<file path="design.v">
module rad4_exact(
    input [31:0] x,
    input [10:0] y,
    output [31:0] p
    );
    wire [2:0] sign_factor;
    wire [32:0] PP_2;
    wire [32:0] PP_1;
    wire [32:0] PP_0;
    wire [2:0] tmp1;
    wire [2:0] tmp0;
    assign tmp1 = {y[10],y[10:9]}; 
    assign tmp0 = {y[1:0],1'b0};
    rad4_BE2 PP2_gen(
        .x1(tmp1),
        .y(x),
        .sign_factor(sign_factor[2]),
        .PP(PP_2)
        );
    rad4_BE2 PP1_gen(
        .x1(y[3:1]),
        .y(x),
        .sign_factor(sign_factor[1]),
        .PP(PP_1)
        );
    rad4_BE2 PP0_gen(
        .x1(tmp0),
        .y(x),
        .sign_factor(sign_factor[0]),
        .PP(PP_0)
        );
    PP_add2 Final(
        .sign_factor(sign_factor),
        .PP_2(PP_2),
        .PP_1(PP_1),
        .PP_0(PP_0),
        .p(p)
        );
endmodule
module rad4_BE2(
    input [2:0] x1,
    input [31:0] y,
    output sign_factor,
    output [32:0] PP
    );
    wire one, two, sign;
    code2 encode2_block(
        .one(one),
        .two(two),
        .sign(sign),
        .y2(x1[2]),
        .y1(x1[1]),
        .y0(x1[0])
        );
    wire [32:0] tmp1_pp; 
    assign tmp1_pp = {y[31],y};  
    wire [33:0] out1;
    assign out1[0] = sign;
    genvar i;
    generate
        for ( i = 0; i < 33; i = i+1 )
            begin : pp_rad4_first 
            product2 pp_pr(tmp1_pp[i],out1[i],one,two,sign,PP[i],out1[i+1]);
            end
    endgenerate
    assign sign_factor = sign;
endmodule
module code2(one,two,sign,y2,y1,y0);  
	input y2,y1,y0;                     
	output one,two,sign;                
	wire [1:0]k;                        
	xor x1(one,y0,y1);                  
	xor x2(k[1],y2,y1);                 
	not n1(k[0],one);                   
	and a1(two,k[0],k[1]);              
	assign sign=y2;                     
endmodule   
module product2(x1,x0,one,two,sign,p,i);
	input x1,x0,sign,one,two;
	output p,i;
	wire [1:0] k;
	xor xo1(i,x1,sign);
	and a1(k[1],i,one);
	and a0(k[0],x0,two);
	or o1(p,k[1],k[0]);
endmodule
module sgn_gen2(one,two,sign,sign_factor);
    input sign,one,two;
    output sign_factor;
    wire k;
    or o1(k,one,two);
    and a1(sign_factor,sign,k);
endmodule
module PP_add2(
    input [2:0] sign_factor,
    input [32:0] PP_2,
    input [32:0] PP_1,
    input [32:0] PP_0,
    output [31:0] p
    );
    wire [2:0] E_MSB;
    assign E_MSB[0] = ~ PP_0[32];
    assign E_MSB[1] = ~ PP_1[32];
    assign E_MSB[2] = ~ PP_2[32];
    wire [36:0] sum00_FA;
    wire [36:0] carry00_FA;
    wire [36:0] tmp001_FA;
    wire [36:0] tmp002_FA;
    wire [36:0] tmp003_FA;
    assign tmp001_FA = {E_MSB[0],{3{PP_0[32]}},PP_0};
    assign tmp002_FA = {E_MSB[1],PP_1[32],PP_1,sign_factor[2],sign_factor[0]};
    assign tmp003_FA = {PP_2[26:0],{7{sign_factor[2]}},sign_factor[2],{2{sign_factor[2]}}};
    genvar i001;
    generate
        for (i001 = 0; i001 < 37; i001 = i001 + 1)
            begin : pp_FAd200
            FAd2 pp_FAd2(tmp001_FA[i001],tmp002_FA[i001], tmp003_FA[i001], carry00_FA[i001],sum00_FA[i001]);
            end
    endgenerate
    wire [4:0] sum00_HA;
    wire [4:0] carry00_HA;
    wire [4:0] tmp001_HA;
    wire [4:0] tmp002_HA;
    assign tmp001_HA = {5{1'b1}};
    assign tmp002_HA = {PP_2[31:27]};
    genvar i002;
    generate
        for (i002 = 0; i002 < 5; i002 = i002 + 1)
            begin : pp_HAd200
            HAd2 pp_HAd2(tmp001_HA[i002],tmp002_HA[i002],carry00_HA[i002],sum00_HA[i002]);
            end
    endgenerate
    wire [41:0] tmp_sum;
    wire [41:0] tmp_add1;
    wire [41:0] tmp_add2;
    assign tmp_add1 = {sum00_HA[5:0],sum00_FA};
    assign tmp_add2 = {carry00_HA[4:0],carry00_FA,sign_factor[2]}; 
    assign tmp_sum = tmp_add1 + tmp_add2;
    assign p = tmp_sum[41:10];
endmodule
module FAd2(a,b,c,cy,sm);
	input a,b,c;
	output cy,sm;
	wire x,y,z;
	xor x1(x,a,b);
	xor x2(sm,x,c);
	and a1(y,a,b);
	and a2(z,x,c);
	or o1(cy,y,z);
endmodule 
module HAd2(a,b,cy,sm);
	input a,b;
	output cy,sm;
	xor x1(sm,a,b);
	and a1(cy,a,b);
endmodule 
module rad4_odd(
    input [31:0] x,
    input [10:0] y,
    output [31:0] p
    );
    wire [2:0] sign_factor;
    wire [32:0] PP_2;
    wire [32:0] PP_1;
    wire [32:0] PP_0;
    wire [2:0] tmp;
    assign tmp = {y[6:5],1'b0};
    rad4_BE PP2_gen(
        .x1(y[10:8]),
        .y(x),
        .sign_factor(sign_factor[2]),
        .PP(PP_2)
        );
    rad4_BE PP1_gen(
        .x1(y[4:2]),
        .y(x),
        .sign_factor(sign_factor[1]),
        .PP(PP_1)
        );
    rad4_BE PP0_gen(
        .x1(y[2:0]),
        .y(x),
        .sign_factor(sign_factor[0]),
        .PP(PP_0)
        );
    PP_add Final(
        .sign_factor(sign_factor),
        .PP_2(PP_2),
        .PP_1(PP_1),
        .PP_0(PP_0),
        .p(p)
        );
endmodule
module rad4_BE(
    input [2:0] x1,
    input [31:0] y,
    output sign_factor,
    output [32:0] PP
    );
    wire one, two, sign;
    code encode_block(
        .one(one),
        .two(two),
        .sign(sign),
        .y2(x1[2]),
        .y1(x1[1]),
        .y0(x1[0])
        );
    wire [32:0] tmp1_pp; 
    assign tmp1_pp = {y[31],y};  
    wire [33:0] out1;
    assign out1[0] = sign;
    genvar i;
    generate
        for ( i = 0; i < 33; i = i+1 )
            begin : pp_rad4_first 
            product pp_pr(tmp1_pp[i],out1[i],one,two,sign,PP[i],out1[i+1]);
            end
    endgenerate
    sgn_gen sign_gen(one,two,sign,sign_factor);
endmodule
module code(one,two,sign,y2,y1,y0);  
	input y2,y1,y0;                     
	output one,two,sign;                
	wire [1:0]k;                        
	xor x1(one,y0,y1);                  
	xor x2(k[1],y2,y1);                 
	not n1(k[0],one);                   
	and a1(two,k[0],k[1]);              
	assign sign=y2;                     
endmodule   
module product(x1,x0,one,two,sign,p,i);
	input x1,x0,sign,one,two;
	output p,i;
	wire [1:0] k;
	xor xo1(i,x1,sign);
	and a1(k[1],i,one);
	and a0(k[0],x0,two);
	or o1(p,k[1],k[0]);
endmodule
module sgn_gen(one,two,sign,sign_factor);
    input sign,one,two;
    output sign_factor;
    wire k;
    or o1(k,one,two);
    and a1(sign_factor,sign,k);
endmodule
module PP_add(
    input [2:0] sign_factor,
    input [32:0] PP_2,
    input [32:0] PP_1,
    input [32:0] PP_0,
    output [31:0] p
    );
    wire [2:0] E_MSB;
    assign E_MSB[0] = ~ PP_0[32];
    assign E_MSB[1] = ~ PP_1[32];
    assign E_MSB[2] = ~ PP_2[32];
    wire [36:0] sum00_FA;
    wire [36:0] carry00_FA;
    wire [36:0] tmp001_FA;
    wire [36:0] tmp002_FA;
    wire [36:0] tmp003_FA;
    assign tmp001_FA = {E_MSB[0],{3{PP_0[32]}},PP_0};
    assign tmp002_FA = {E_MSB[1],PP_1[32],PP_1,sign_factor[2],sign_factor[0]};
    assign tmp003_FA = {PP_2[28:0],{5{sign_factor[2]}},sign_factor[2],{2{sign_factor[2]}}};
    genvar i001;
    generate
        for (i001 = 0; i001 < 37; i001 = i001 + 1)
            begin : pp_fad00
            FAd pp_fad(tmp001_FA[i001],tmp002_FA[i001], tmp003_FA[i001], carry00_FA[i001],sum00_FA[i001]);
            end
    endgenerate
    wire [4:0] sum00_HA;
    wire [4:0] carry00_HA;
    wire [4:0] tmp001_HA;
    wire [4:0] tmp002_HA;
    assign tmp001_HA = {5{1'b1}};
    assign tmp002_HA = {PP_2[32],PP_2[32:29]};
    genvar i002;
    generate
        for (i002 = 0; i002 < 5; i002 = i002 + 1)
            begin : pp_had00
            HAd pp_had(tmp001_HA[i002],tmp002_HA[i002],carry00_HA[i002],sum00_HA[i002]);
            end
    endgenerate
    wire [41:0] tmp_sum;
    wire [41:0] tmp_add1;
    wire [41:0] tmp_add2;
    assign tmp_add1 = {sum00_HA[4:0],sum00_FA,1'b0};  
    assign tmp_add2 = {carry00_HA[3:0],carry00_FA,1'b0,1'b0};  
    assign tmp_sum = tmp_add1 + tmp_add2;
    assign p = tmp_sum[41:10];
endmodule
module FAd(a,b,c,cy,sm);
	input a,b,c;
	output cy,sm;
	wire x,y,z;
	xor x1(x,a,b);
	xor x2(sm,x,c);
	and a1(y,a,b);
	and a2(z,x,c);
	or o1(cy,y,z);
endmodule 
module HAd(a,b,cy,sm);
	input a,b;
	output cy,sm;
	xor x1(sm,a,b);
	and a1(cy,a,b);
endmodule 
module rad4_odd_trunc(
    input [31:0] x,
    input [10:0] y,
    output [31:0] p
    );
    wire [2:0] sign_factor;
    wire [32:0] PP_2;
    wire [32:0] PP_1;
    wire [32:0] PP_0;
    wire [2:0] tmp;
    assign tmp = {y[6:5],1'b0};
    rad4_BE5 PP2_gen(
        .x1(y[10:8]),
        .y(x),
        .sign_factor(sign_factor[2]),
        .PP(PP_2)
        );
    rad4_BE5 PP1_gen(
        .x1(y[8:6]),
        .y(x),
        .sign_factor(sign_factor[1]),
        .PP(PP_1)
        );
    rad4_BE5 PP0_gen(
        .x1(tmp),
        .y(x),
        .sign_factor(sign_factor[0]),
        .PP(PP_0)
        );
    PP_add5 Final(
        .sign_factor(sign_factor),
        .PP_2(PP_2),
        .PP_1(PP_1),
        .PP_0(PP_0),
        .p(p)
        );
endmodule
module rad4_BE5(
    input [2:0] x1,
    input [31:0] y,
    output sign_factor,
    output [32:0] PP
    );
    wire one, two, sign;
    code5 encode5_block(
        .one(one),
        .two(two),
        .sign(sign),
        .y2(x1[2]),
        .y1(x1[1]),
        .y0(x1[0])
        );
    wire [32:0] tmp1_pp; 
    assign tmp1_pp = {y[31],y};  
    wire [33:0] out1;
    assign out1[0] = sign;
    genvar i;
    generate
        for ( i = 0; i < 33; i = i+1 )
            begin : pp_rad4_first 
            product5 pp_pr(tmp1_pp[i],out1[i],one,two,sign,PP[i],out1[i+1]);
            end
    endgenerate
    sgn_gen5 sign_gen(one,two,sign,sign_factor);
endmodule
module code5(one,two,sign,y2,y1,y0);  
	input y2,y1,y0;                     
	output one,two,sign;                
	wire [1:0]k;                        
	xor x1(one,y0,y1);                  
	xor x2(k[1],y2,y1);                 
	not n1(k[0],one);                   
	and a1(two,k[0],k[1]);              
	assign sign=y2;                     
endmodule   
module product5(x1,x0,one,two,sign,p,i);
	input x1,x0,sign,one,two;
	output p,i;
	wire [1:0] k;
	xor xo1(i,x1,sign);
	and a1(k[1],i,one);
	and a0(k[0],x0,two);
	or o1(p,k[1],k[0]);
endmodule
module sgn_gen5(one,two,sign,sign_factor);
    input sign,one,two;
    output sign_factor;
    wire k;
    or o1(k,one,two);
    and a1(sign_factor,sign,k);
endmodule
module PP_add5(
    input [2:0] sign_factor,
    input [32:0] PP_2,
    input [32:0] PP_1,
    input [32:0] PP_0,
    output [31:0] p
    );
    wire [34:0] sum00_FA;
    wire [34:0] carry00_FA;
    wire [34:0] tmp001_FA;
    wire [34:0] tmp002_FA;
    wire [34:0] tmp003_FA;
    assign tmp001_FA = {{5{PP_0[32]}},PP_0[32:4],PP_0[2]};
    assign tmp002_FA = {{3{PP_1[32]}},PP_1[32:2],PP_1[0]};
    assign tmp003_FA = {PP_2[32],PP_2,sign_factor[1]};
    genvar i001;
    generate
        for (i001 = 0; i001 < 35; i001 = i001 + 1)
            begin : pp_FAd500
            FAd5 pp_FAd5(tmp001_FA[i001],tmp002_FA[i001], tmp003_FA[i001], carry00_FA[i001],sum00_FA[i001]);
            end
    endgenerate
    wire sum00_HA;
    wire carry00_HA;
    HAd5 pp_HAd500(PP_0[3],PP_1[1],carry00_HA,sum00_HA);
    wire sum10_FA;
    wire carry10_FA;
    FAd5 pp_FAd510(sum00_FA[1],carry00_HA,sign_factor[2],carry10_FA,sum10_FA);
    wire [32:0] sum10_HA;
    wire [32:0] carry10_HA;
    wire [32:0] tmp011_HA;
    wire [32:0] tmp012_HA;
    assign tmp011_HA = {sum00_FA[34:2]};
    assign tmp012_HA = {carry00_FA[33:1]};
    genvar i002;
    generate
        for (i002 = 0; i002 < 33; i002 = i002 + 1)
            begin : pp_HAd510
            HAd5 pp_FAd5(tmp011_HA[i002],tmp012_HA[i002], carry10_HA[i002],sum10_HA[i002]);
            end
    endgenerate
    wire [42:0] tmp_sum;
    wire [42:0] tmp_add1;
    wire [42:0] tmp_add2;
    assign tmp_add1 = {sum10_HA,sum10_FA,sum00_HA,sum00_FA[0],PP_0[1:0],5'b0};
    assign tmp_add2 = {carry10_HA[31:0],carry10_FA,1'b0,carry00_FA[0],2'b0,sign_factor[0],5'b0}; 
    assign tmp_sum = tmp_add1 + tmp_add2;
    assign p = {tmp_sum[41:10]};
endmodule
module FAd5(a,b,c,cy,sm);
	input a,b,c;
	output cy,sm;
	wire x,y,z;
	xor x1(x,a,b);
	xor x2(sm,x,c);
	and a1(y,a,b);
	and a2(z,x,c);
	or o1(cy,y,z);
endmodule 
module HAd5(a,b,cy,sm);
	input a,b;
	output cy,sm;
	xor x1(sm,a,b);
	and a1(cy,a,b);
endmodule 
module rad4_odd_trunc1(
    input [31:0] x,
    input [10:0] y,
    output [31:0] p
    );
    wire [2:0] sign_factor;
    wire [32:0] PP_2;
    wire [32:0] PP_1;
    wire [32:0] PP_0;
    wire [2:0] tmp;
    assign tmp = {y[6:5],1'b0};
    rad4_BE4 PP2_gen(
        .x1(y[10:8]),
        .y(x),
        .sign_factor(sign_factor[2]),
        .PP(PP_2)
        );
    rad4_BE4 PP1_gen(
        .x1(y[8:6]),
        .y(x),
        .sign_factor(sign_factor[1]),
        .PP(PP_1)
        );
    rad4_BE4 PP0_gen(
        .x1(tmp),
        .y(x),
        .sign_factor(sign_factor[0]),
        .PP(PP_0)
        );
    PP_add4 Final(
        .sign_factor(sign_factor),
        .PP_2(PP_2),
        .PP_1(PP_1),
        .PP_0(PP_0),
        .p(p)
        );
endmodule
module rad4_BE4(
    input [2:0] x1,
    input [31:0] y,
    output sign_factor,
    output [32:0] PP
    );
    wire one, two, sign;
    code4 encode4_block(
        .one(one),
        .two(two),
        .sign(sign),
        .y2(x1[2]),
        .y1(x1[1]),
        .y0(x1[0])
        );
    wire [32:0] tmp1_pp; 
    assign tmp1_pp = {y[31],y};  
    wire [33:0] out1;
    assign out1[0] = sign;
    genvar i;
    generate
        for ( i = 0; i < 33; i = i+1 )
            begin : pp_rad4_first 
            product4 pp_pr(tmp1_pp[i],out1[i],one,two,sign,PP[i],out1[i+1]);
            end
    endgenerate
    sgn_gen4 sign_gen(one,two,sign,sign_factor);
endmodule
module code4(one,two,sign,y2,y1,y0);  
	input y2,y1,y0;                     
	output one,two,sign;                
	wire [1:0]k;                        
	xor x1(one,y0,y1);                  
	xor x2(k[1],y2,y1);                 
	not n1(k[0],one);                   
	and a1(two,k[0],k[1]);              
	assign sign=y2;                     
endmodule   
module product4(x1,x0,one,two,sign,p,i);
	input x1,x0,sign,one,two;
	output p,i;
	wire [1:0] k;
	xor xo1(i,x1,sign);
	and a1(k[1],i,one);
	and a0(k[0],x0,two);
	or o1(p,k[1],k[0]);
endmodule
module sgn_gen4(one,two,sign,sign_factor);
    input sign,one,two;
    output sign_factor;
    wire k;
    or o1(k,one,two);
    and a1(sign_factor,sign,k);
endmodule
module PP_add4(
    input [2:0] sign_factor,
    input [32:0] PP_2,
    input [32:0] PP_1,
    input [32:0] PP_0,
    output [31:0] p
    );
    wire [34:0] sum00_FA;
    wire [34:0] carry00_FA;
    wire [34:0] tmp001_FA;
    wire [34:0] tmp002_FA;
    wire [34:0] tmp003_FA;
    assign tmp001_FA = {{5{PP_0[32]}},PP_0[32:4],PP_0[2]};
    assign tmp002_FA = {{3{PP_1[32]}},PP_1[32:2],PP_1[0]};
    assign tmp003_FA = {PP_2[32],PP_2,sign_factor[1]};
    genvar i001;
    generate
        for (i001 = 0; i001 < 35; i001 = i001 + 1)
            begin : pp_FAd400
            FAd4 pp_FAd4(tmp001_FA[i001],tmp002_FA[i001], tmp003_FA[i001], carry00_FA[i001],sum00_FA[i001]);
            end
    endgenerate
    wire sum00_HA;
    wire carry00_HA;
    HAd4 pp_HAd400(PP_0[3],PP_1[1],carry00_HA,sum00_HA);
    wire sum10_FA;
    wire carry10_FA;
    FAd4 pp_FAd410(sum00_FA[1],carry00_HA,sign_factor[2],carry10_FA,sum10_FA);
    wire [32:0] sum10_HA;
    wire [32:0] carry10_HA;
    wire [32:0] tmp011_HA;
    wire [32:0] tmp012_HA;
    assign tmp011_HA = {sum00_FA[34:2]};
    assign tmp012_HA = {carry00_FA[33:1]};
    genvar i002;
    generate
        for (i002 = 0; i002 < 33; i002 = i002 + 1)
            begin : pp_HAd410
            HAd4 pp_FAd4(tmp011_HA[i002],tmp012_HA[i002], carry10_HA[i002],sum10_HA[i002]);
            end
    endgenerate
    wire [42:0] tmp_sum;
    wire [42:0] tmp_add1;
    wire [42:0] tmp_add2;
    assign tmp_add1 = {sum10_HA,sum10_FA,sum00_HA,sum00_FA[0],PP_0[1:0],5'b0};
    assign tmp_add2 = {carry10_HA[31:0],carry10_FA,1'b0,carry00_FA[0],2'b0,sign_factor[0],5'b0}; 
    assign tmp_sum = tmp_add1 + tmp_add2;
    assign p = {tmp_sum[41:10]};
endmodule
module FAd4(a,b,c,cy,sm);
	input a,b,c;
	output cy,sm;
	wire x,y,z;
	xor x1(x,a,b);
	xor x2(sm,x,c);
	and a1(y,a,b);
	and a2(z,x,c);
	or o1(cy,y,z);
endmodule 
module HAd4(a,b,cy,sm);
	input a,b;
	output cy,sm;
	xor x1(sm,a,b);
	and a1(cy,a,b);
endmodule 
module fos_exact_v1(
    input [31:0] x_in,
    input [10:0] a1,
    input clk,
    input reset,
    output [31:0] y_out);
    wire signed [31:0] Data_feedforward;
    wire signed [31:0] Data_feedback;
    wire signed [31:0] sum0;
    reg signed  [31:0] Samples_in1; 
    reg signed  [31:0] Samples_in2; 
    reg signed  [31:0] Samples_out; 
    assign Data_feedforward = {Samples_in2}; 
    assign y_out = Samples_in1 - Data_feedforward - Data_feedback; 
    rad4_odd_trunc mult(Samples_out,a1,Data_feedback);
   always @ (posedge clk) 
   if(reset == 1) begin
         Samples_in1 <= 0; 
         Samples_in2 <= 0; 
         Samples_out <= 0; 
      end 
   else begin 
      Samples_in1 <= x_in; 
      Samples_in2 <= Samples_in1; 
      Samples_out <= y_out; 
   end 
endmodule
module fos_exact_v2(
    input [31:0] x_in,
    input [10:0] a1,
    input clk,
    input reset,
    output [31:0] y_out);
    wire signed [31:0] Data_feedforward;
    wire signed [31:0] Data_feedback;
    wire signed [31:0] sum0;
    reg signed  [31:0] Samples_in1; 
    reg signed  [31:0] Samples_in2; 
    reg signed  [31:0] Samples_out; 
    assign Data_feedforward = {Samples_in2}; 
    assign y_out = Samples_in1 - Data_feedforward - Data_feedback; 
    rad4_exact mult(Samples_out,a1,Data_feedback);
   always @ (posedge clk) 
   if(reset == 1) begin
         Samples_in1 <= 0; 
         Samples_in2 <= 0; 
         Samples_out <= 0; 
      end 
   else begin 
      Samples_in1 <= x_in; 
      Samples_in2 <= Samples_in1; 
      Samples_out <= y_out; 
   end 
endmodule
module fos_exact_v3(
    input [31:0] x_in,
    input [10:0] a1,
    input [10:0] b1,
    input clk,
    input reset,
    output [31:0] y_out);
    wire signed [31:0] Data_feedforward;
    wire signed [31:0] Data_feedback;
    wire signed [31:0] sum0;
    reg signed  [31:0] Samples_in1; 
    reg signed  [31:0] Samples_in2; 
    reg signed  [31:0] Samples_out; 
    assign y_out = Samples_in1 + Data_feedforward - Data_feedback; 
    rad4_odd_trunc1 mult(Samples_out,a1,Data_feedback);
    rad4_odd_trunc1 mult1(Samples_in2,b1,Data_feedforward);                     
   always @ (posedge clk) 
   if(reset == 1) begin
         Samples_in1 <= 0; 
         Samples_in2 <= 0; 
         Samples_out <= 0; 
      end 
   else begin 
      Samples_in1 <= x_in; 
      Samples_in2 <= Samples_in1; 
      Samples_out <= y_out; 
   end 
endmodule
module fos_exact_v4(
    input [31:0] x_in,
    input [10:0] a1,
    input clk,
    input reset,
    output [31:0] y_out);
    wire signed [31:0] Data_feedforward;
    wire signed [31:0] Data_feedback;
    wire signed [31:0] sum0;
    reg signed  [31:0] Samples_in1; 
    reg signed  [31:0] Samples_in2; 
    reg signed  [31:0] Samples_out; 
    assign y_out = Samples_in1 - Data_feedback; 
    rad4_odd mult(Samples_out,a1,Data_feedback);
   always @ (posedge clk) 
   if(reset == 1) begin
         Samples_in1 <= 0; 
         Samples_in2 <= 0; 
         Samples_out <= 0; 
      end 
   else begin 
      Samples_in1 <= x_in; 
      Samples_in2 <= Samples_in1; 
      Samples_out <= y_out; 
   end 
endmodule
`timescale 1ns / 10ps
module a_filter_approx(
    input [31:0] x_in,
    input clk,
    input [5:0] reset,
    output [31:0] y_out);
    wire [10:0] a1_1;
    wire [10:0] a1_2;
    wire [10:0] a1_3;
    wire [10:0] a1_4;
    wire [10:0] b1;
    assign a1_1 = -11'sd192;
    assign a1_2 = -11'sd1021;
    assign a1_3 = -11'sd928;
    assign a1_4 = -11'sd1010;
    assign b1 = 11'sd307;
    wire [31:0] y_1;
    wire [31:0] y_2;
    wire [31:0] y_3;
    wire [31:0] y_4;
    wire [31:0] y_5;
    fos_exact_v4 first_stage(x_in,a1_4,clk,reset[0],y_1);
    fos_exact_v3 second_stage(y_1,a1_3,b1,clk,reset[1],y_2);
    fos_exact_v2 third_stage(y_2,a1_2,clk,reset[2],y_3);
    fos_exact_v2 fourth_stage(y_3,a1_2,clk,reset[3],y_4);
    fos_exact_v1 fifth_stage(y_4,a1_1,clk,reset[4],y_5);
    fos_exact_v1 sixth_stage(y_5,a1_1,clk,reset[5],y_out);
endmodule
</file>
<file path="run.sh">
#!/bin/bash
# the make line also repeats each setting of config.mk as NAME=value (left out here)
make -C /OpenROAD-flow-scripts/flow DESIGN_CONFIG=/design/flow/config.mk WORK_HOME=/design/flow/orfs CLKGATE_MAP_FILE= finish
</file>
<file path="config.mk">
export PLATFORM = sky130hd
export DESIGN_NAME = a_filter_approx
export DESIGN_NICKNAME = a_filter_approx
export VERILOG_FILES = /design/flow/design.v
export SDC_FILE = /design/flow/constraint.sdc
export NUM_CORES = 4
export LEC_CHECK = 0
export ABC_AREA = 1
export CAP_MARGIN = 40
export CORE_MARGIN = 2
export CORE_UTILIZATION = 72
export CTS_CLUSTER_SIZE = 76
export HOLD_SLACK_MARGIN = 0.29
export PLACE_DENSITY = 0.67
export SETUP_SLACK_MARGIN = -0.42
export SLEW_MARGIN = 20
</file>
<file path="constraint.sdc">
create_clock -name core_clock -period 5.27 [get_ports {clk}]
set_input_delay 1.0540 -clock core_clock [delete_from_list [all_inputs] [get_ports {clk}]]
set_output_delay 1.0540 -clock core_clock [all_outputs]
set_load 0.01 [all_outputs]
</file>
==> flow_metrics.py, run 1 <==
# Auto-generated metrics
metrics = {
    "yosys": {
        "synthAoiAreaFrac_pct": 12.3,
        "adder_share_pct": 27.4,
        "ys_area_mm2": 0.0506,
        "syn_nets": 7970,
        "xor_share_pct": 6.61,
        "flop_cell": "dfxtp_1",
        "yosysTopAreaCell": "dfxtp_1",
        "synthCells": 6994,
        "synthSimpleGateAreaFrac_pct": 20.4,
        "synth_top_area_share_pct": 21.5,
        "syn_area_mm2": 0.0506,
        "ys_cells": 6994,
        "async_reset_ff_share_pct": 0,
        "mux_area_share_pct": 0,
        "synth_flops": 544,
        "ys_warn_count": 5,
        "synth-edff-count": 0,
        "synth.avg_cell_area_um2": 7.23,
        "ys_types": 60,
        "topCellsByArea": "dfxtp_1, ha_1, fa_1",
        "ys_seq_share_pct": 21.5,
        "top_logic_kind": "adder cells",
        "common_cells": "inv_1, nor2_1, nand2_1",
        "synth.most_common_cell": "inv_1",
    },
    "floorplan": {
        "fp.dieW_um": 269,
        "core_area_mm2": 0.0698,
        "die_h_um": 269,
        "die-area_mm2": 0.0724,
        "num_io_pins": 71,
        "fp_util_pct": 72.5,
        "rows": 97,
    },
    "clock_network": {
        "postCtsHoldBufs": 0,
        "cts_buffers": 58,
        "cts_buffer_depth": 3,
        "cts-root-buf": "clkbuf_16",
        "cts_max_level": 2,
        "cts_sinks": 544,
    },
    "placed_design": {
        "io_buffers": 70,
        "gp_congestion": 1.03,
        "post-place-ws_ps": -1000,
        "dp_hpwl_um": 135000,
    },
    "global_route": {
        "grt_usage_pct": 71.2,
        "gr-total-overflow": 128,
    },
    "outcome": {
        "outcome": "stopped before the end",
        "failing_step": "global routing",
        "error": "[ERROR GRT-0116] Global routing finished with congestion. Check the congestion regions in the DRC Viewer.",
    },
}
-- through the flow --
step	hold WS [ps]	instance area (um2)	TNS, ps	std cells
4_1_cts	434	61800	-25600	8745
3_5_place_dp	430	57000	-22940	8574
3_3_place_gp	422	56900	-18950	8570
2_1_floorplan	414	50600	0	6994
-- layer usage --
layer | global-route usage, % | overflow
met4 | 62.1 | 46
met5 | 31.4 | 0
met1 | 74.4 | 8
met2 | 86.6 | 65
met3 | 57.1 | 9
-- repair_timing --
item,4_1_cts
setup endpoints to repair,32
buffers inserted,86
cloned,0
gates resized,515
pin swaps,184
==> run 2, diff against run 1 <==
CAP_MARGIN = 20   (was 40)
CTS_CLUSTER_DIAMETER = 91   (was unset)
CTS_CLUSTER_SIZE = unset   (was 76)
HOLD_SLACK_MARGIN = unset   (was 0.29)
PLACE_DENSITY = unset   (was 0.67)
PLACE_DENSITY_LB_ADDON = 0.06   (was unset)
SETUP_SLACK_MARGIN = unset   (was -0.42)
clock period = 6.41 ns   (was 5.27 ns; I/O delays follow)
==> run 2 against run 1 <==
The flow again stops in global routing. Die size is the same. Area after synthesis is the same. Synthesized cell count did not move.
==> flow_metrics.py, run 2 <==
# Auto-generated metrics
metrics = {
    "yosys": {
        "synth_flops": 544,
        "syn_area_mm2": 0.0506,
        "ys_area_mm2": 0.0506,
        "ys_types": 60,
        "ys_seq_share_pct": 21.5,
        "syn_nets": 7970,
        "mux_area_share_pct": 0,
        "top_logic_kind": "adder cells",
        "topCellsByArea": "dfxtp_1, ha_1, fa_1",
        "synthAoiAreaFrac_pct": 12.3,
        "ys_warn_count": 5,
        "xor_share_pct": 6.61,
        "synthSimpleGateAreaFrac_pct": 20.4,
        "async_reset_ff_share_pct": 0,
        "adder_share_pct": 27.4,
        "flop_cell": "dfxtp_1",
        "synth-edff-count": 0,
        "yosysTopAreaCell": "dfxtp_1",
        "synth_top_area_share_pct": 21.5,
        "synthCells": 6994,
        "synth.most_common_cell": "inv_1",
        "synth.avg_cell_area_um2": 7.23,
        "common_cells": "inv_1, nor2_1, nand2_1",
        "ys_cells": 6994,
    },
    "clock_network": {
        "cts_sinks": 544,
        "postCtsHoldBufs": 0,
        "cts_max_level": 2,
        "cts_buffers": 60,
        "cts-root-buf": "clkbuf_16",
        "cts_buffer_depth": 3,
    },
    "outcome": {
        "outcome": "stopped before the end",
        "failing_step": "global routing",
    },
    "placed_design": {
        "post-place-ws_ps": -48.6,
        "dp_cells": 8013,
        "io_buffers": 70,
        "dp_hpwl_um": 126000,
        "gp_congestion": 1.07,
    },
    "floorplan": {
        "fp.dieW_um": 269,
        "die-area_mm2": 0.0724,
        "rows": 97,
        "num_io_pins": 71,
        "die_h_um": 269,
        "core_area_mm2": 0.0698,
        "fp_util_pct": 72.5,
    },
}
==> run 2: repair_timing <==
item,in CTS
resized,262
pin swaps,74
setup buffers,39
endpoints found under the hold margin,0
endpoints found under the setup margin,26
==> run 2: stage by stage <==
| stage | hold slack [ps] | area, um2 |
|---|---|---|
| floorplan | 414 | 50600 |
| global placement | 422 | 52700 |
| detailed placement | 429 | 52700 |
| CTS | 437 | 56500 |
==> run 3, diff against run 2 <==
ABC_AREA = unset   (was 1)
CAP_MARGIN = 35   (was 20)
CORE_UTILIZATION = 25   (was 72)
CTS_CLUSTER_DIAMETER = unset   (was 91)
CTS_CLUSTER_SIZE = 37   (was unset)
GPL_TIMING_DRIVEN = 0   (was unset)
MIN_ROUTING_LAYER = met1   (was unset)
PLACE_DENSITY = 0.75   (was unset)
PLACE_DENSITY_LB_ADDON = unset   (was 0.06)
clock period = 11.9 ns   (was 6.41 ns; I/O delays follow)
==> run 3 against run 2 <==
Now clean on timing, DRC and antenna. Synthesized cell count fell by 28%. Area after synthesis fell by 14%. Die size rose by 150%.
==> flow_metrics.py, run 3 <==
# Generated from Yosys and OpenROAD reports
metrics = {
    "outcome": {
        "outcome": "no timing/DRC/antenna violations",
    },
    "setup_path": {
        "cpMostUsedCell": "a21oi_1",
        "cp.buffers_inverters": 3,
        "crit_type": "reg -> out",
        "arrival_ps": 7280,
        "worst-path-stages": 25,
        "r2r-start": "second_stage.Samples_out[3]",
        "critPathMaxFanout": 6,
        "rrSetupSlack_ps": 4570,
        "critPathLaunchType": "register",
        "cpLargestDelayFamily": "AND-OR/OR-AND gates",
        "required_ps": 9520,
        "endpoint_kind": "output pin",
        "setup.worst_path.end": "y_out[31]",
        "worstSetupStartpoint": "sixth_stage.Samples_out[5]",
        "cpPeakStageDelay_ps": 560,
        "reg2reg_to": "second_stage.Samples_out[31]",
        "reg2reg_depth": 30,
        "cpMaxStageDelayCell": "clkdlybuf4s50_1",
    },
    "placed_design": {
        "dp_hpwl_um": 75300,
        "gp_congestion": 0.863,
        "io_buffers": 64,
    },
    "detailed_routing": {
        "first_iter_violations": 1717,
        "dr_total_vias": 32600,
        "wl_um": 90900,
        "viasPerCell": 4.33,
        "drtPass1Iterations": 6,
        "postRouteAntennaNets": 0,
        "wl_per_cell_um": 12.1,
        "diodes": 0,
        "post-route-drc-count": 0,
    },
    "clock_network": {
        "cts_buffer_depth": 3,
        "cts_max_level": 2,
        "clk_latency_ps": 650,
        "path_clk_slew_ps": 70,
        "cts-root-buf": "clkbuf_16",
        "cts_sinks": 544,
        "postCtsResizedCells": 0,
        "postCtsHoldBufs": 0,
        "cts_setup_buffers": 0,
        "cts_buffers": 51,
        "cts_tree": "yes",
    },
    "job": {
        "warnings": 43,
        "drv_cap": 0,
    },
    "yosys": {
        "flop_cell": "dfxtp_1",
        "synth-edff-count": 0,
        "yosysTopAreaCell": "dfxtp_1",
        "synthAoiAreaFrac_pct": 14.4,
        "synthCells": 5048,
        "synth.most_common_cell": "inv_1",
        "ys_area_mm2": 0.0438,
        "synthSimpleGateAreaFrac_pct": 12.7,
        "topCellsByArea": "dfxtp_1, ha_1, fa_1",
        "ys_cells": 5048,
        "ys_warn_count": 5,
        "syn_area_mm2": 0.0438,
        "ys_seq_share_pct": 24.9,
        "mux_area_share_pct": 0.120,
        "top_logic_kind": "adder cells",
        "syn_nets": 6024,
        "synth_top_area_share_pct": 24.9,
        "ys_types": 77,
        "common_cells": "inv_1, ha_1, nor2_1",
        "async_reset_ff_share_pct": 0,
        "adder_share_pct": 31.7,
        "synth_flops": 544,
        "xor_share_pct": 7.39,
        "synth.avg_cell_area_um2": 8.67,
    },
    "worst_hold_path": {
        "worstHoldPathCells": 2,
        "hold_start": "third_stage.Samples_in1[20]",
        "holdPathEnd": "third_stage.Samples_in2[20]",
        "hp-class": "reg -> reg",
    },
    "floorplan": {
        "num_io_pins": 71,
        "fp.dieW_um": 422,
        "die_h_um": 422,
        "die-area_mm2": 0.178,
        "rows": 153,
        "fp_util_pct": 25.2,
        "core_area_mm2": 0.174,
    },
    "global_route": {
        "grt_pass1_wl_um": 154000,
        "grt_max_degree": 17,
        "grt_pass1_vias": 33100,
        "grt_usage_pct": 10.1,
        "gr-total-overflow": 0,
        "antenna_found_initial": 3,
    },
    "sta": {
        "rsz0062_at_grt": "no",
        "worst_pin_slew_ps": 856,
        "fmax_mhz": 103,
        "setup_viol_count_final": 0,
        "fin_crit_sh_pct": 81.2,
        "finalHoldViolCount": 0,
        "finalClockSkew_ps": 46.7,
        "slew-limit-headroom_pct": 42.9,
        "fin_setup_tns_ps": 0,
        "layout_min_cycle_time_ps": 9660,
        "report.final.slew_viol_count": 0,
    },
    "cells_and_area": {
        "fin_nets": 6142,
        "fin_util_pct": 28.3,
        "area_growth_pct": 12.4,
    },
}
## run 3: metrics by stage
step	instances	setup WS [ps]	instance area (um2)	hold WS, ps
floorplan	5048	4230	43800	420
global placement	7437	3040	47300	448
detailed placement	7437	2940	47300	455
CTS	7531	2200	49200	442
global route	7532	1770	49200	460
finish	7532	2240	49200	432
## run 3: per-layer routing
layer / track usage, % / wire (um) / up-vias
met5: 0 / 0 / -
met4: 2.07 / 1640 / 0
met3: 1.22 / 3220 / 118
met2: 17.8 / 42900 / 553
met1: 13.3 / 43200 / 15200
li1: - / - / 16700
## run 3: cell type report
class	count	area (um2)
Buffer	71	267
Clock buffer	60	1400
Clock inverter	34	453
Fill cell	18300	125000
Inverter	944	3540
Multi-Input combinational cell	3489	29100
Sequential cell	544	10900
Tap cell	2325	2910
Timing Repair Buffer	65	646
==> run 4, diff against run 3 <==
ABC_AREA = 1   (was unset)
CAP_MARGIN = 20   (was 35)
CELL_PAD_IN_SITES_DETAIL_PLACEMENT = 1   (was unset)
CORE_ASPECT_RATIO = 0.52   (was unset)
CORE_MARGIN = 8   (was 2)
CORE_UTILIZATION = 43   (was 25)
CTS_CLUSTER_DIAMETER = 308   (was unset)
CTS_CLUSTER_SIZE = 91   (was 37)
GPL_ROUTABILITY_DRIVEN = 0   (was unset)
GPL_TIMING_DRIVEN = unset   (was 0)
MAX_ROUTING_LAYER = met5   (was unset)
MIN_ROUTING_LAYER = met2   (was met1)
PLACE_DENSITY = unset   (was 0.75)
PLACE_DENSITY_LB_ADDON = 0.06   (was unset)
SETUP_SLACK_MARGIN = 0.36   (was unset)
SLEW_MARGIN = 35   (was 20)
TNS_END_PERCENT = 25   (was unset)
clock period = 8.47 ns   (was 11.9 ns; I/O delays follow)
==> run 4 against run 3 <==
The flow now stops in global routing. Die size fell by 27%. Synthesized cell count rose by 39%. Area after synthesis rose by 16%.
==> flow_metrics.py, run 4 <==
# Auto-generated metrics
metrics = {
    "yosys": {
        "top_logic_kind": "adder cells",
        "synth_top_area_share_pct": 21.5,
        "ys_cells": 6994,
        "synth_flops": 544,
        "ys_area_mm2": 0.0506,
        "async_reset_ff_share_pct": 0,
        "topCellsByArea": "dfxtp_1, ha_1, fa_1",
        "synth.avg_cell_area_um2": 7.23,
        "synth-edff-count": 0,
        "mux_area_share_pct": 0,
        "yosysTopAreaCell": "dfxtp_1",
        "synth.most_common_cell": "inv_1",
        "common_cells": "inv_1, nor2_1, nand2_1",
        "syn_area_mm2": 0.0506,
        "synthSimpleGateAreaFrac_pct": 20.4,
        "flop_cell": "dfxtp_1",
        "syn_nets": 7970,
        "synthCells": 6994,
        "synthAoiAreaFrac_pct": 12.3,
        "ys_warn_count": 5,
        "adder_share_pct": 27.4,
        "ys_types": 60,
        "xor_share_pct": 6.61,
        "ys_seq_share_pct": 21.5,
    },
    "floorplan": {
        "fp_util_pct": 43.5,
        "core_area_mm2": 0.116,
        "fp.dieW_um": 492,
        "rows": 90,
        "die_h_um": 263,
        "num_io_pins": 71,
        "die-area_mm2": 0.129,
    },
    "placed_design": {
        "io_buffers": 70,
        "dp_hpwl_um": 170000,
    },
    "global_route": {
        "gr-total-overflow": 481,
        "grt_usage_pct": 59.9,
    },
    "outcome": {
        "error": "[ERROR GRT-0116] Global routing finished with congestion. Check the congestion regions in the DRC Viewer.",
        "outcome": "stopped before the end",
        "failing_step": "global routing",
    },
    "clock_network": {
        "cts_buffer_depth": 3,
        "cts_buffers": 9,
        "cts_sinks": 544,
        "cts-root-buf": "clkbuf_16",
        "cts_max_level": 1,
    },
}
[run 4: stage by stage]
step	hold slack [ps]	setup slack (ps)	instance area, um2	cells
2_1_floorplan	414	2610	50600	6994
3_3_place_gp	424	1210	53000	8572
3_5_place_dp	430	1020	53000	8572
4_1_cts	462	335	53300	8582
[run 4: layer usage]
metal,overflow,GRT usage [%]
met5,69,61.4
met4,0,25.5
met3,408,82.5
met2,4,59.1
met1,-,-
[run 4: timing repair]
action,CTS
hold buffers,0
hold endpoints to repair,0
setup endpoints to repair,6
buffers inserted,0
resized,5
pin swaps,1
==> run 5, diff against run 4 <==
ABC_AREA = unset   (was 1)
CAP_MARGIN = 5   (was 20)
CELL_PAD_IN_SITES_DETAIL_PLACEMENT = unset   (was 1)
CORE_ASPECT_RATIO = unset   (was 0.52)
CORE_MARGIN = 2   (was 8)
CORE_UTILIZATION = 72   (was 43)
CTS_CLUSTER_DIAMETER = 318   (was 308)
CTS_CLUSTER_SIZE = unset   (was 91)
GPL_ROUTABILITY_DRIVEN = unset   (was 0)
MAX_ROUTING_LAYER = unset   (was met5)
MIN_ROUTING_LAYER = unset   (was met2)
PLACE_DENSITY = 0.67   (was unset)
PLACE_DENSITY_LB_ADDON = unset   (was 0.06)
SETUP_SLACK_MARGIN = 1.0   (was 0.36)
SLEW_MARGIN = 20   (was 35)
TNS_END_PERCENT = unset   (was 25)
clock period = 7.25 ns   (was 8.47 ns; I/O delays follow)
==> run 5 against run 4 <==
Now fails the layout checks on negative setup slack. Area after synthesis shrank 14%. Die size is 52% lower. Synthesized cell count is 28% lower.
==> flow_metrics.py, run 5 <==
# Generated from Yosys and OpenROAD reports
metrics = {
    "setup_path": {
        "cp.buffers_inverters": 5,
        "reg2reg_to": "third_stage.Samples_in1[30]",
        "r2r-start": "second_stage.Samples_out[5]",
        "setup.worst_path.end": "y_out[20]",
        "critPathMaxFanout": 3,
        "reg2reg_depth": 28,
        "cpLargestDelayFamily": "AND-OR/OR-AND gates",
        "worstSetupStartpoint": "sixth_stage.Samples_out[2]",
        "rrSetupSlack_ps": 850,
        "crit_type": "reg -> out",
        "worst-path-stages": 25,
        "required_ps": 5800,
        "endpoint_kind": "output pin",
        "arrival_ps": 6750,
        "cpPeakStageDelay_ps": 560,
        "cpMostUsedCell": "ha_4",
        "cpMaxStageDelayCell": "fa_1",
        "critPathLaunchType": "register",
    },
    "yosys": {
        "ys_types": 77,
        "synth.most_common_cell": "inv_1",
        "common_cells": "inv_1, ha_1, nor2_1",
        "ys_seq_share_pct": 24.9,
        "syn_nets": 6024,
        "synthAoiAreaFrac_pct": 14.4,
        "async_reset_ff_share_pct": 0,
        "synth_flops": 544,
        "top_logic_kind": "adder cells",
        "synth_top_area_share_pct": 24.9,
        "synth-edff-count": 0,
        "flop_cell": "dfxtp_1",
        "synthCells": 5048,
        "yosysTopAreaCell": "dfxtp_1",
        "mux_area_share_pct": 0.120,
        "synth.avg_cell_area_um2": 8.67,
        "adder_share_pct": 31.7,
        "syn_area_mm2": 0.0438,
        "xor_share_pct": 7.39,
        "ys_warn_count": 5,
        "ys_cells": 5048,
        "synthSimpleGateAreaFrac_pct": 12.7,
        "topCellsByArea": "dfxtp_1, ha_1, fa_1",
        "ys_area_mm2": 0.0438,
    },
    "clock_network": {
        "path_clk_slew_ps": 70,
        "cts_buffer_depth": 3,
        "cts_buffers": 57,
        "clk_latency_ps": 650,
        "cts_tree": "yes",
        "postCtsHoldBufs": 0,
        "cts-root-buf": "clkbuf_16",
        "cts_sinks": 544,
        "cts_max_level": 2,
    },
    "global_route": {
        "grt_pass1_vias": 35100,
        "antenna_found_initial": 2,
        "grt_usage_pct": 32.2,
        "grt_max_degree": 97,
        "gr-total-overflow": 0,
        "grt_pass1_wl_um": 167000,
    },
    "floorplan": {
        "fp_util_pct": 72.6,
        "rows": 90,
        "fp.dieW_um": 251,
        "die_h_um": 251,
        "die-area_mm2": 0.0628,
        "num_io_pins": 71,
        "core_area_mm2": 0.0602,
    },
    "sta": {
        "slew-limit-headroom_pct": 13.9,
        "report.final.slew_viol_count": 0,
        "fmax_mhz": 122,
        "fin_crit_sh_pct": 113,
        "setup_ws_ps": -952,
        "rsz0062_at_grt": "yes",
        "worst_pin_slew_ps": 1280,
        "finalHoldViolCount": 0,
        "layout_min_cycle_time_ps": 8200,
        "setup_viol_count_final": 21,
        "finalClockSkew_ps": 26.4,
    },
    "job": {
        "drv_cap": 0,
        "warnings": 48,
    },
    "worst_hold_path": {
        "worstHoldPathCells": 2,
        "holdPathEnd": "fifth_stage.Samples_in2[13]",
        "hold_start": "fifth_stage.Samples_in1[13]",
        "hp-class": "reg -> reg",
    },
    "placed_design": {
        "dp_hpwl_um": 74900,
        "io_buffers": 70,
        "post-place-ws_ps": 5.91,
        "gp_congestion": 0.914,
    },
    "detailed_routing": {
        "first_iter_violations": 2180,
        "wl_um": 111000,
        "post-route-drc-count": 0,
        "wl_per_cell_um": 18.3,
        "drtPass1Iterations": 6,
        "viasPerCell": 5.81,
        "dr_total_vias": 35400,
        "postRouteAntennaNets": 0,
    },
    "outcome": {
        "outcome": "finished with violations",
        "violatedChecks": "negative setup slack",
    },
    "cells_and_area": {
        "area_growth_pct": 16.7,
        "fin_nets": 6239,
        "fin_util_pct": 84.8,
    },
}
## run 5: final cells by class
class                           count  area [um2]
Antenna cell                        1        2.50
Clock inverter                     37         473
Sequential cell                   544       11000
Clock buffer                       69        1530
Multi-Input combinational cell   3489       31700
Inverter                          944        3550
Tap cell                          782         978
Timing Repair Buffer              227        1840
Fill cell                        3462        9180
## run 5: metal layers
metal  routed length [um]  global-route usage (%)
met3                 6110                    3.69
met5                   14                       0
met1                44200                    38.4
met4                 5470                    13.1
met2                55700                    59.0
## run 5: what timing repair did
action,4_1_cts,5_1_grt
endpoints found under the setup margin,75,110
resized,331,289
gates cloned,0,0
pin swaps,135,215
setup buffers,58,76
## run 5: per-stage QoR
stage	cells	area (um2)	hold WS, ps	setup TNS [ps]
after floorplan	5048	44100	420	0
after global placement	5852	45600	445	0
after detailed placement	5852	45600	455	0
after CTS	6016	49200	462	-347
after global routing	6093	51100	480	-14030
final	6093	51100	456	-13250
==> run 6, diff against run 5 <==
ABC_AREA = 1   (was unset)
CAP_MARGIN = 20   (was 5)
CORE_ASPECT_RATIO = 0.5   (was unset)
CTS_CLUSTER_DIAMETER = 392   (was 318)
CTS_CLUSTER_SIZE = 96   (was unset)
PLACE_DENSITY = unset   (was 0.67)
SETUP_SLACK_MARGIN = unset   (was 1.0)
TNS_END_PERCENT = 10   (was unset)
clock period = 5.94 ns   (was 7.25 ns; I/O delays follow)
==> run 6 against run 5 <==
The run now fails in global routing. Synthesized cell count is 39% higher. Die size is 16% higher. Area after synthesis is 16% higher.
==> flow_metrics.py, run 6 <==
# Auto-generated metrics
metrics = {
    "outcome": {
        "outcome": "stopped before the end",
        "failing_step": "global routing",
        "error": "[ERROR GRT-0232] Routing congestion too high. Check the congestion heatmap in the GUI.",
    },
    "yosys": {
        "flop_cell": "dfxtp_1",
        "common_cells": "inv_1, nor2_1, nand2_1",
        "synth_top_area_share_pct": 21.5,
        "yosysTopAreaCell": "dfxtp_1",
        "mux_area_share_pct": 0,
        "ys_area_mm2": 0.0506,
        "syn_area_mm2": 0.0506,
        "synth_flops": 544,
        "synth.avg_cell_area_um2": 7.23,
        "top_logic_kind": "adder cells",
        "xor_share_pct": 6.61,
        "synthCells": 6994,
        "synth.most_common_cell": "inv_1",
        "adder_share_pct": 27.4,
        "ys_warn_count": 5,
        "topCellsByArea": "dfxtp_1, ha_1, fa_1",
        "async_reset_ff_share_pct": 0,
        "ys_cells": 6994,
        "syn_nets": 7970,
        "synthAoiAreaFrac_pct": 12.3,
        "ys_seq_share_pct": 21.5,
        "synth-edff-count": 0,
        "synthSimpleGateAreaFrac_pct": 20.4,
        "ys_types": 60,
    },
    "floorplan": {
        "num_io_pins": 71,
        "die_h_um": 191,
        "core_area_mm2": 0.0693,
        "fp_util_pct": 73.0,
        "die-area_mm2": 0.0725,
        "rows": 68,
        "fp.dieW_um": 379,
    },
    "clock_network": {
        "cts_max_level": 1,
        "cts_buffers": 9,
        "cts-root-buf": "clkbuf_16",
        "cts_buffer_depth": 3,
        "cts_sinks": 544,
    },
    "placed_design": {
        "gp_congestion": 1.09,
        "dp_hpwl_um": 121000,
        "io_buffers": 70,
    },
    "global_route": {
        "grt_usage_pct": 59.5,
        "gr-total-overflow": 27,
    },
}
## run 6: timing repair
item	4_1_cts
resized	437
buffers inserted	26
setup endpoints to repair	28
hold endpoints to repair	0
hold buffers	0
pin swaps	139
cloned	0
## run 6: per-layer routing
layer | overflow | track usage [%]
met5 | 0 | 31.5
met4 | 16 | 41.2
met1 | 0 | 64.5
met3 | 2 | 40.0
met2 | 9 | 79.9
## run 6: metrics by stage
stage	instances	area, um2	setup slack [ps]	TNS (ps)
CTS	8187	56200	-314	-4480
global placement	8151	53700	-373	-3110
floorplan	6994	50600	585	0
detailed placement	8151	53700	-502	-6370
==> run 7, diff against run 6 <==
ABC_AREA = unset   (was 1)
CORE_ASPECT_RATIO = unset   (was 0.5)
CTS_CLUSTER_DIAMETER = 338   (was 392)
CTS_CLUSTER_SIZE = unset   (was 96)
PLACE_DENSITY = 0.77   (was unset)
SETUP_SLACK_MARGIN = 1.03   (was unset)
TNS_END_PERCENT = unset   (was 10)
clock period = 7.29 ns   (was 5.94 ns; I/O delays follow)
==> run 7 against run 6 <==
Now fails the layout checks on negative setup slack. Synthesized cell count down 28%. Die size is 13% lower. Area after synthesis shrank 14%.
==> flow_metrics.py, run 7 <==
# Generated from Yosys and OpenROAD reports
metrics = {
    "setup_path": {
        "cpLargestDelayFamily": "AND-OR/OR-AND gates",
        "required_ps": 5830,
        "r2r-start": "second_stage.Samples_in2[8]",
        "reg2reg_to": "second_stage.Samples_out[28]",
        "critPathLaunchType": "register",
        "cpMostUsedCell": "a21o_1",
        "rrSetupSlack_ps": 870,
        "worst-path-stages": 27,
        "cp.buffers_inverters": 5,
        "reg2reg_depth": 26,
        "cpMaxStageDelayCell": "fa_1",
        "setup.worst_path.end": "y_out[28]",
        "arrival_ps": 6110,
        "critPathMaxFanout": 4,
        "worstSetupStartpoint": "sixth_stage.Samples_out[5]",
        "endpoint_kind": "output pin",
        "crit_type": "reg -> out",
        "cpPeakStageDelay_ps": 460,
    },
    "yosys": {
        "top_logic_kind": "adder cells",
        "common_cells": "inv_1, ha_1, nor2_1",
        "adder_share_pct": 31.7,
        "ys_warn_count": 5,
        "synth-edff-count": 0,
        "synth.avg_cell_area_um2": 8.67,
        "syn_nets": 6024,
        "synthSimpleGateAreaFrac_pct": 12.7,
        "synthCells": 5048,
        "synthAoiAreaFrac_pct": 14.4,
        "synth_top_area_share_pct": 24.9,
        "mux_area_share_pct": 0.120,
        "flop_cell": "dfxtp_1",
        "ys_types": 77,
        "ys_area_mm2": 0.0438,
        "ys_cells": 5048,
        "topCellsByArea": "dfxtp_1, ha_1, fa_1",
        "ys_seq_share_pct": 24.9,
        "async_reset_ff_share_pct": 0,
        "syn_area_mm2": 0.0438,
        "yosysTopAreaCell": "dfxtp_1",
        "synth.most_common_cell": "inv_1",
        "xor_share_pct": 7.39,
        "synth_flops": 544,
    },
    "sta": {
        "fmax_mhz": 132,
        "setup_ws_ps": -279,
        "slew-limit-headroom_pct": 27.4,
        "rsz0062_at_grt": "yes",
        "worst_pin_slew_ps": 1090,
        "fin_crit_sh_pct": 104,
        "finalHoldViolCount": 0,
        "finalClockSkew_ps": 22.6,
        "report.final.slew_viol_count": 0,
        "layout_min_cycle_time_ps": 7570,
        "setup_viol_count_final": 12,
    },
    "detailed_routing": {
        "postRouteAntennaNets": 0,
        "post-route-drc-count": 0,
        "diodes": 0,
        "dr_total_vias": 35400,
        "drtPass1Iterations": 5,
        "wl_per_cell_um": 18.0,
        "wl_um": 110000,
        "viasPerCell": 5.81,
        "first_iter_violations": 2091,
    },
    "placed_design": {
        "io_buffers": 70,
        "dpl_cell_area_mm2": 0.0456,
        "gp_congestion": 0.908,
        "post-place-ws_ps": 39.9,
        "dp_hpwl_um": 74500,
    },
    "floorplan": {
        "core_area_mm2": 0.0602,
        "fp_util_pct": 72.6,
        "rows": 90,
        "die-area_mm2": 0.0628,
        "num_io_pins": 71,
        "fp.dieW_um": 251,
        "die_h_um": 251,
    },
    "clock_network": {
        "path_clk_slew_ps": 60,
        "cts_buffer_depth": 3,
        "cts_max_level": 2,
        "cts_sinks": 544,
        "cts_tree": "yes",
        "clk_latency_ps": 650,
        "cts-root-buf": "clkbuf_16",
        "cts_buffers": 58,
    },
    "job": {
        "drv_cap": 0,
        "warnings": 48,
    },
    "global_route": {
        "antenna_found_initial": 0,
        "grt_usage_pct": 32.1,
        "grt_pass1_vias": 34900,
        "grt_max_degree": 97,
        "grt_pass1_wl_um": 166000,
        "gr-total-overflow": 0,
    },
    "cells_and_area": {
        "fin_nets": 6251,
        "fillCellCount": 3433,
        "area_growth_pct": 17.2,
        "final_area_mm2": 0.0513,
    },
    "outcome": {
        "outcome": "finished with violations",
        "violatedChecks": "negative setup slack",
    },
    "worst_hold_path": {
        "worstHoldPathCells": 2,
        "holdPathEnd": "fifth_stage.Samples_in2[17]",
        "hold_start": "fifth_stage.Samples_in1[17]",
        "hp-class": "reg -> reg",
    },
}
==> run 7: area by class of cell <==
type / count / area (um2) / area share [%]
clock inverter: 34 / 497 / 0.968
multi-input combinational: 3489 / 31800 / 62.0
timing repair buffer: 238 / 1900 / 3.70
tap: 782 / 978 / 1.91
sequential: 544 / 11000 / 21.4
inverter: 944 / 3550 / 6.93
clock buffer: 74 / 1570 / 3.06
==> run 7: repair_timing <==
action                     4_1_cts  5_1_grt
gates resized                  352      280
pin swaps                      181      230
buffers inserted                71       77
hold buffers                     0        0
setup endpoints to repair       81      111
==> run 7: metal layers <==
layer / track usage [%] / vias up / wire (um)
met1: 38.8 / 16900 / 43300
li1: - / 17000 / -
met3: 3.47 / 404 / 5260
met4: 12.2 / 0 / 5370
met2: 58.6 / 1159 / 55900
met5: 0 / - / 0
==> run 7: stage by stage <==
step	hold slack, ps	cells	setup TNS (ps)	util, %
6_report	456	6105	-1720	85.1
5_1_grt	479	6105	-4080	85.1
3_3_place_gp	445	5849	0	75.7
4_1_cts	460	6028	-92.5	82.2
3_5_place_dp	453	5849	0	75.7
2_1_floorplan	420	5048	0	-
==> run 8, diff against run 7 <==
ABC_AREA = 0   (was unset)
CAP_MARGIN = 25   (was 20)
CELL_PAD_IN_SITES_DETAIL_PLACEMENT = 1   (was unset)
CORE_ASPECT_RATIO = 0.72   (was unset)
CORE_UTILIZATION = 40   (was 72)
CTS_CLUSTER_DIAMETER = 386   (was 338)
GPL_ROUTABILITY_DRIVEN = 1   (was unset)
GPL_TIMING_DRIVEN = 0   (was unset)
HOLD_SLACK_MARGIN = 0.22   (was unset)
MIN_ROUTING_LAYER = met1   (was unset)
PLACE_DENSITY = unset   (was 0.77)
PLACE_DENSITY_LB_ADDON = 0.1   (was unset)
SETUP_SLACK_MARGIN = 3.09   (was 1.03)
TNS_END_PERCENT = 65   (was unset)
clock period = 14.5 ns   (was 7.29 ns; I/O delays follow)
==> run 8 against run 7 <==
Now clean on timing, DRC and antenna. Final area is 5.7% lower. Synthesized cell count stayed put. Critical path type unchanged.
==> flow_metrics.py, run 8 <==
# Generated from Yosys and OpenROAD reports
metrics = {
    "sta": {
        "finalClockSkew_ps": 26.5,
        "whs_ps": 448,
        "fmax_mhz": 98.1,
        "rsz0062_at_grt": "no",
        "report.final.slew_viol_count": 0,
        "fin_setup_tns_ps": 0,
        "fin_crit_sh_pct": 70.3,
        "worst_pin_slew_ps": 988,
        "setup_viol_count_final": 0,
        "layout_min_cycle_time_ps": 10200,
        "finalHoldViolCount": 0,
        "slew-limit-headroom_pct": 34.1,
    },
    "yosys": {
        "ys_seq_share_pct": 24.9,
        "synth-edff-count": 0,
        "async_reset_ff_share_pct": 0,
        "ys_types": 77,
        "mux_area_share_pct": 0.120,
        "syn_nets": 6024,
        "yosysTopAreaCell": "dfxtp_1",
        "synthSimpleGateAreaFrac_pct": 12.7,
        "adder_share_pct": 31.7,
        "synthCells": 5048,
        "ys_warn_count": 5,
        "synth_top_area_share_pct": 24.9,
        "xor_share_pct": 7.39,
        "common_cells": "inv_1, ha_1, nor2_1",
        "ys_area_mm2": 0.0438,
        "syn_area_mm2": 0.0438,
        "top_logic_kind": "adder cells",
        "ys_cells": 5048,
        "synth.avg_cell_area_um2": 8.67,
        "topCellsByArea": "dfxtp_1, ha_1, fa_1",
        "synth_flops": 544,
        "synthAoiAreaFrac_pct": 14.4,
        "synth.most_common_cell": "inv_1",
        "flop_cell": "dfxtp_1",
    },
    "detailed_routing": {
        "postRouteAntennaNets": 0,
        "post-route-drc-count": 0,
        "dr_total_vias": 33300,
        "viasPerCell": 4.99,
        "drtPass1Iterations": 5,
        "wl_per_cell_um": 16.5,
        "first_iter_violations": 1436,
        "wl_um": 110000,
    },
    "clock_network": {
        "cts_max_level": 2,
        "path_clk_slew_ps": 80,
        "postCtsHoldBufs": 0,
        "postCtsResizedCells": 0,
        "cts-root-buf": "clkbuf_16",
        "cts_sinks": 544,
        "cts_setup_buffers": 0,
        "cts_tree": "yes",
        "cts_buffers": 59,
        "cts_buffer_depth": 3,
        "clk_latency_ps": 670,
    },
    "floorplan": {
        "core_area_mm2": 0.108,
        "die_h_um": 285,
        "fp_util_pct": 40.5,
        "die-area_mm2": 0.112,
        "rows": 102,
        "fp.dieW_um": 394,
        "num_io_pins": 71,
    },
    "cells_and_area": {
        "fin_util_pct": 44.8,
        "area_growth_pct": 10.5,
        "fin_nets": 6150,
        "final_area_mm2": 0.0484,
    },
    "setup_path": {
        "cpLargestDelayFamily": "AND-OR/OR-AND gates",
        "worstSetupStartpoint": "sixth_stage.Samples_out[5]",
        "crit_type": "reg -> out",
        "rrSetupSlack_ps": 6880,
        "critPathMaxFanout": 7,
        "reg2reg_depth": 30,
        "r2r-start": "second_stage.Samples_out[3]",
        "arrival_ps": 7300,
        "cp.buffers_inverters": 3,
        "reg2reg_to": "second_stage.Samples_out[31]",
        "setup.worst_path.end": "y_out[31]",
        "endpoint_kind": "output pin",
        "cpPeakStageDelay_ps": 540,
        "critPathLaunchType": "register",
        "worst-path-stages": 25,
        "required_ps": 11600,
        "cpMaxStageDelayCell": "o31ai_1",
        "cpMostUsedCell": "a21oi_1",
    },
    "global_route": {
        "antenna_found_initial": 3,
        "grt_pass1_vias": 34600,
        "grt_pass1_wl_um": 181000,
        "gr-total-overflow": 0,
        "grt_max_degree": 16,
        "grt_usage_pct": 19.9,
    },
    "job": {
        "drv_cap": 0,
        "warnings": 44,
    },
    "worst_hold_path": {
        "worstHoldPathCells": 2,
        "holdPathEnd": "fifth_stage.Samples_in2[24]",
        "hold_start": "fifth_stage.Samples_in1[24]",
        "hp-class": "reg -> reg",
    },
    "outcome": {
        "outcome": "no timing/DRC/antenna violations",
    },
    "placed_design": {
        "dpl_cell_area_mm2": 0.0462,
        "dp_hpwl_um": 92800,
        "io_buffers": 64,
        "gp_congestion": 0.871,
    },
}
-- run 8: final cells by class --
| cell class | instances | area (um2) |
|---|---|---|
| antenna | 4 | 10.0 |
| timing repair buffer | 65 | 656 |
| fill | 12900 | 59600 |
| multi-input combinational | 3489 | 29100 |
| sequential | 544 | 10900 |
| clock inverter | 41 | 538 |
| inverter | 944 | 3540 |
| buffer | 71 | 267 |
| clock buffer | 69 | 1590 |
| tap | 1456 | 1820 |
-- run 8: per-stage QoR --
step           worst slack, ps  instances
5_1_grt                   3770       6680
4_1_cts                   4080       6678
6_report                  4300       6683
2_1_floorplan             6310       5048
3_3_place_gp              5000       6568
3_5_place_dp              4880       6568
-- run 8: metal layers --
| layer | GRT usage, % | vias to the layer above | part of all wire [%] |
|---|---|---|---|
| met5 | 0 | - | 0 |
| met2 | 31.0 | 404 | 42 |
| met1 | 29.0 | 16100 | 52 |
| met4 | 3.32 | 0 | 1.4 |
| met3 | 3.40 | 92 | 4.8 |
| li1 | - | 16800 | - |
